==> inputs of v24 <==
==> flow/design.v <==
module fsm(
input logic CLK_50M,
output logic [15:0] audiodata,
input logic [31:0] flash_mem_readdata,
input logic flash_mem_readdatavalid,
input logic reset,
input logic direction,
output logic [6:0] state,
input logic newclock1,
output flash_mem_read,
input logic idle,
output logic [15:0] out,
output [3:0] flash_mem_byteenable
);
parameter [6:0] start = 7'b000_0000;
parameter [6:0] read = 7'b010_0000;
parameter [6:0] waitread = 7'b110_1111;
parameter [6:0] play1 = 7'b101_1111;
parameter [6:0] play2 = 7'b111_1111;
always_ff @ (posedge CLK_50M, posedge reset)
	begin
	if (reset) begin
		state<=start;
		audiodata<=16'b0;
		end
	else 
		begin
		case(state)
		start: if(idle)begin
			state<=read;
			end
			else
			state<=start;
		read:begin
			state<=waitread;
			end
		waitread:begin
			if ( flash_mem_readdatavalid==1'b1) state<= play1;
			end	
		play1:
			begin 
			if (direction)
				begin
				if(newclock1) 
					begin
					state<=start;
					audiodata<= flash_mem_readdata [31:16];
					end
				else 
				audiodata<= flash_mem_readdata [31:16];
				end
			else
				begin 
				if(newclock1) 
					begin
					audiodata<= flash_mem_readdata [15:0];
					state<=play2;
					end
				else
				audiodata<= flash_mem_readdata [15:0];
				end
			end
		play2:
			begin 
			if (direction)
				begin
				if(newclock1) 
					begin
					state<=start;
					audiodata<= flash_mem_readdata [15:0];
					end
				else 
				audiodata<= flash_mem_readdata [15:0];
				end
			else
				begin
				if(newclock1) 
					begin
					state<=start;
					audiodata<= flash_mem_readdata [31:16];
					end
				else 
				audiodata<= flash_mem_readdata [31:16];
				end
			end
		default: state<=start;
		endcase
end 
		end 
assign flash_mem_read=~state[4];
assign flash_mem_byteenable={~state[3],~state[2],~state[1],~state[0]};
assign out =flash_mem_readdata[15:0];
endmodule 
module clockdiv (input logic [31:0] d,input logic [31:0] desiredfreq,input logic clk, input logic rst, output logic reset, output logic newclock);
always_ff @ (posedge clk, posedge rst)
begin
	if (rst)
		begin
		newclock<=1'b0;
		reset<=1'b0;
		end
	else if (d==((32'd25000000/(desiredfreq))-32'd1))
		begin
		newclock<=1'b1;
		reset<=1'b0;
		end
	else if (d>=((32'd50000000/(desiredfreq))-32'b1))
		begin
		newclock<=1'b0;
		reset<=1'b1;
		end
	else
		begin
		newclock<= newclock;
		reset<=1'b0;
		end
end
endmodule
module counter(input logic clk, input logic rst, input logic reset, output logic [31:0] Q);
always_ff @ (posedge clk, posedge rst)
begin 
	if (rst)
		Q<=32'b0;
	else if (reset)
		begin
		Q<=32'b1;
		end
	else
		Q<=Q+32'b1;
end
endmodule
module flipflop #(parameter width = 23)(input logic clk, input logic rst, input logic [width-1:0] d, output logic [width-1:0] q);
always_ff @(posedge clk, posedge rst)
if (rst) q<={width{1'b0}};
else q<=d;
endmodule
module keyboardaddr (input logic [22:0]  currentaddr,
	input logic D, E, B, F, R,
	output logic [1:0] state,
	input logic clk,
	input logic rst,
	input logic en,
output logic idle,
	output logic [22:0] nextaddr
	);
	parameter idleFW = 2'b00;
	parameter idleBW = 2'b01;
	parameter FW = 2'b10;
	parameter BW = 2'b11;
assign idle=state[1];	
	always_ff @ (posedge clk, posedge rst)
	begin
				if (rst) begin
					state<=idleFW;
					nextaddr<=23'b0;
				end
				else if (en)
					case(state)
					idleFW:	 
							if(R) begin		 
								state<=idleFW;
								nextaddr<=1'b0;
								end
							else if(B) begin  
								state<=idleBW;
								nextaddr<=currentaddr;	
								end
							else if(E) begin	 
								state<=FW;
								nextaddr<=currentaddr+1'b1;
								end
							else begin		 
								state<=idleFW;
								nextaddr<=currentaddr;
								end
					idleBW:
							if(R) begin		 
								state<=idleBW;
								nextaddr<=1'b0;
								end
							else if(F) begin		 
								state<=idleFW;
								nextaddr<=currentaddr;	
								end
							else if(B) begin		 
								state<=BW;
								nextaddr<=currentaddr+1'b1;
								end
							else begin		 
								state<=idleBW;
								nextaddr<=currentaddr;
								end
					FW:			
							if(currentaddr==32'h7ffff) begin
						nextaddr<=32'b0;
							end
							else if(R) begin		 
									state<=FW;
									nextaddr<=32'b0;
								end
								else if(B) begin		 
									state<=BW;
									nextaddr<=currentaddr-1'b1;	
								end
								else if(D) begin		 
									state<=idleFW;
									nextaddr<=currentaddr;
								end
								else begin		 
									state<=FW;
									nextaddr<=currentaddr+1'b1;						
								end
					BW:
			if(currentaddr==32'b0) begin
				nextaddr<=32'h7ffff;
				end
							else if(R) begin 
								state<=BW;
								nextaddr<=32'h7ffff;
								end
							else if(F) begin		 
								state<=FW;
								nextaddr<=currentaddr+1'b1;	
								end
							else if(D) begin		 
								state<=idleBW;
								nextaddr<=currentaddr;
								end
							else begin		 
								state<=BW;
								nextaddr<=currentaddr-1'b1;
								end
						default: state<= idleFW;
				endcase
			end
endmodule
module vDFF(clk, rst, en, in, out);
	input logic clk;
	input logic rst;
	input logic en;
	input logic [22:0] in;
	output logic [22:0] out;
	always_ff @(posedge clk, posedge rst)
		if (rst) out<=23'b0;
		else if (en) out<=in;
endmodule 
module keyboardint(kbd, D,E,B,F,R);
	input logic [7:0] kbd;
	output D,E,B,F,R;
parameter character_B =8'h42;
parameter character_D =8'h44;
parameter character_E =8'h45;
parameter character_F =8'h46;
parameter character_R =8'h52;
parameter character_lowercase_b= 8'h62;
parameter character_lowercase_d= 8'h64;
parameter character_lowercase_e= 8'h65;
parameter character_lowercase_f= 8'h66;
parameter character_lowercase_r= 8'h72;
		assign D = (character_D == kbd)| (character_lowercase_d == kbd);
		assign E = (character_E == kbd)| (character_lowercase_e == kbd);
		assign B = (character_B == kbd)| (character_lowercase_b == kbd);
		assign F = (character_F == kbd)| (character_lowercase_f == kbd);
		assign R = (character_R == kbd)| (character_lowercase_r == kbd);
endmodule
module keyintegration(clk,rst,addvalue,prevaddvalue,keys);
	input logic clk;
	input logic rst;
	input logic [2:0] keys;
	output logic [31:0] addvalue;
	input logic [31:0] prevaddvalue;
	always_ff @(posedge clk, posedge rst)begin
			if(rst) begin
				addvalue<=0;
			end
			else if(keys[2]) begin
				addvalue<=0;
			end
			else if(keys[1]) begin
				addvalue<=prevaddvalue+32'd1000;
			end
			else if(keys[0]) begin
				addvalue<=prevaddvalue-32'd1000;
			end
			else begin
				addvalue<=prevaddvalue;
			end
		end
endmodule
`default_nettype none
module ipod_player(
    input  logic        clk,
    input  logic        reset,
    input  logic [7:0]  kbd_ascii,
    input  logic        speed_up,
    input  logic        speed_down,
    input  logic        speed_reset,
    input  logic        direction,
    input  logic [31:0] flash_readdata,
    input  logic        flash_readdatavalid,
    output logic        flash_read,
    output logic [3:0]  flash_byteenable,
    output logic [22:0] flash_address,
    output logic [15:0] audio_data,
    output logic        sample_clk
);
logic D,B,E,F,R;
logic [1:0] state2;
logic idle;
logic [6:0] state;
logic [15:0] out;
logic [22:0] nextaddress;
logic [22:0] currentaddress;
logic newclock1;
logic newclock1_q;
logic addr_en;
logic [31:0] d1;
logic resetcounter1;
logic [31:0] prevaddvalue;
logic [31:0] addvalue;
logic edgeclock1;
keyintegration speedcontrol(.clk(clk),.rst(reset),.addvalue(addvalue),.prevaddvalue(prevaddvalue),.keys({speed_reset,speed_up,speed_down}));
flipflop #(32) addvalueff (.clk(clk), .rst(reset), .d(addvalue), .q(prevaddvalue));
clockdiv div1 (.d(d1),.desiredfreq(32'd22000+addvalue),.clk(clk),.rst(reset),.reset(resetcounter1),.newclock(newclock1));
counter counter1 (.clk(clk), .rst(reset), .reset(resetcounter1), .Q(d1));
always_ff @(posedge clk, posedge reset)
    if (reset) newclock1_q <= 1'b0;
    else       newclock1_q <= newclock1;
assign addr_en = newclock1 & ~newclock1_q;
keyboardaddr addressset (.currentaddr(currentaddress),.clk(clk),.rst(reset),.en(addr_en),.idle(idle),.state(state2),.D(D),.E(E),.B(B),.F(F),.R(R),.nextaddr(nextaddress));
keyboardint keyboardinput (.kbd(kbd_ascii), .D(D), .E(E), .B(B), .F(F), .R(R));
vDFF addrVDFF(.clk(clk),.rst(reset),.en(addr_en),.in(nextaddress),.out(currentaddress));
doublesync newclock_doublsync(.indata(newclock1), .outdata(edgeclock1), .clk(clk), .reset(reset));
fsm flash(
.CLK_50M(clk),
.direction(direction),
.audiodata(audio_data),
.flash_mem_readdata(flash_readdata),
.flash_mem_readdatavalid(flash_readdatavalid),
.reset(reset),
.state(state),
.out(out),
.idle(idle),
.newclock1(edgeclock1),
.flash_mem_byteenable(flash_byteenable),
.flash_mem_read(flash_read)
);
assign flash_address = currentaddress[22:0];
assign sample_clk = newclock1;
endmodule
module doublesync(input logic indata, input logic clk, input logic reset, output logic outdata);
logic reg1;
always_ff @(posedge clk, posedge reset)
    if (reset) begin
        reg1 <= 1'b0;
        outdata <= 1'b0;
    end else begin
        reg1 <= indata;
        outdata <= reg1;
    end
endmodule
`default_nettype wire
==> flow/run.sh <==
#!/bin/bash
# the make line also repeats each setting of config.mk as NAME=value (left out here)
make -C /OpenROAD-flow-scripts/flow DESIGN_CONFIG=/design/flow/config.mk WORK_HOME=/design/flow/orfs CLKGATE_MAP_FILE= finish
==> flow/config.mk <==
export PLATFORM = sky130hd
export DESIGN_NAME = ipod_player
export DESIGN_NICKNAME = ipod_player
export VERILOG_FILES = /design/flow/design.v
export SDC_FILE = /design/flow/constraint.sdc
export NUM_CORES = 4
export LEC_CHECK = 0
export CAP_MARGIN = 20
export CORE_MARGIN = 2
export CORE_UTILIZATION = 65
export CTS_CLUSTER_DIAMETER = 345
export SETUP_SLACK_MARGIN = 5
export SLEW_MARGIN = 20
==> flow/constraint.sdc <==
create_clock -name core_clock -period 58.5 [get_ports {clk}]
set_input_delay 11.7000 -clock core_clock [delete_from_list [all_inputs] [get_ports {clk}]]
set_output_delay 11.7000 -clock core_clock [all_outputs]
set_load 0.01 [all_outputs]
==> inputs of v1, as changes to v24 <==
Settings changed: CORE_UTILIZATION 65 to 40, CTS_CLUSTER_DIAMETER 345 to default.
==> flow/constraint.sdc (replaced) <==
create_clock -name core_clock -period 100.0 [get_ports {clk}]
set_input_delay 20.0000 -clock core_clock [delete_from_list [all_inputs] [get_ports {clk}]]
set_output_delay 20.0000 -clock core_clock [all_outputs]
set_load 0.01 [all_outputs]
==> inputs of v29, as changes to v24 <==
Settings changed: CORE_UTILIZATION 65 to 66, CTS_CLUSTER_DIAMETER 345 to 56, CTS_CLUSTER_SIZE from default to 15, PLACE_DENSITY from default to 0.61, SETUP_SLACK_MARGIN 5 to 1.44, TNS_END_PERCENT from default to 20.
==> flow/constraint.sdc (replaced) <==
create_clock -name core_clock -period 100.0 [get_ports {clk}]
set_input_delay 20.0000 -clock core_clock [delete_from_list [all_inputs] [get_ports {clk}]]
set_output_delay 20.0000 -clock core_clock [all_outputs]
set_load 0.01 [all_outputs]
==> inputs of v22, as changes to v24 <==
Settings changed: CORE_UTILIZATION 65 to 57, CTS_CLUSTER_DIAMETER 345 to default, SETUP_SLACK_MARGIN 5 to default.
==> flow/constraint.sdc (replaced) <==
create_clock -name core_clock -period 67.2 [get_ports {clk}]
set_input_delay 13.4400 -clock core_clock [delete_from_list [all_inputs] [get_ports {clk}]]
set_output_delay 13.4400 -clock core_clock [all_outputs]
set_load 0.01 [all_outputs]
==> qor summary <==
quantity                                                                    v22                         v29                   v24                          v1
Maximum Capacitance Violations                                                -                           0                     -                           0
Status                                                           did not finish              finished clean        did not finish              finished clean
Failing step                                                     global routing                           -  clock tree synthesis                           -
Detail Route met2 WL                                                          -                  117,000 um                     -                  129,000 um
Routed metal-1 wirelength                                                     -                  104,000 um                     -                  127,000 um
Worst slew pin tran                                                           -                     1.33 ns                     -                     1.10 ns
#MultiIn Comb                                                                 -                       9,604                     -                       9,605
Flip-flop and latch area                                                      -                   4290 um^2                     -                   4290 um^2
Sequential portion of the cell area                                           -                       5.69%                     -                       5.55%
Number of clock buffers inserted by TritonCTS                                17                          17                     -                          17
Via-per-instance ratio                                                        -                        7.12                     -                        6.39
Cell repeated most along the worst path                                       -     sky130_fd_sc_hd__a21o_1                     -       sky130_fd_sc_hd__ha_1
Number of standard cells in the layout, taps in and fillers out               -                      11,900                     -                      12,900
Hold Path Cell Cnt                                                            -                           0                     -                           0
Fin. max-slew vios                                                            -                           0                     -                           0
Capture endpoint of the worst hold path                                       -  newclock_doublsync.outdata                     -  newclock_doublsync.outdata
DRC viols                                                                     -                           0                     -                           0
CP Capture Type                                                               -                    register                     -                    register
Time the worst path needs with I/O delays and setup                           -                    94.27 ns                     -                    90.32 ns
Total of clock buffers placed in the layout                                   -                          17                     -                          19
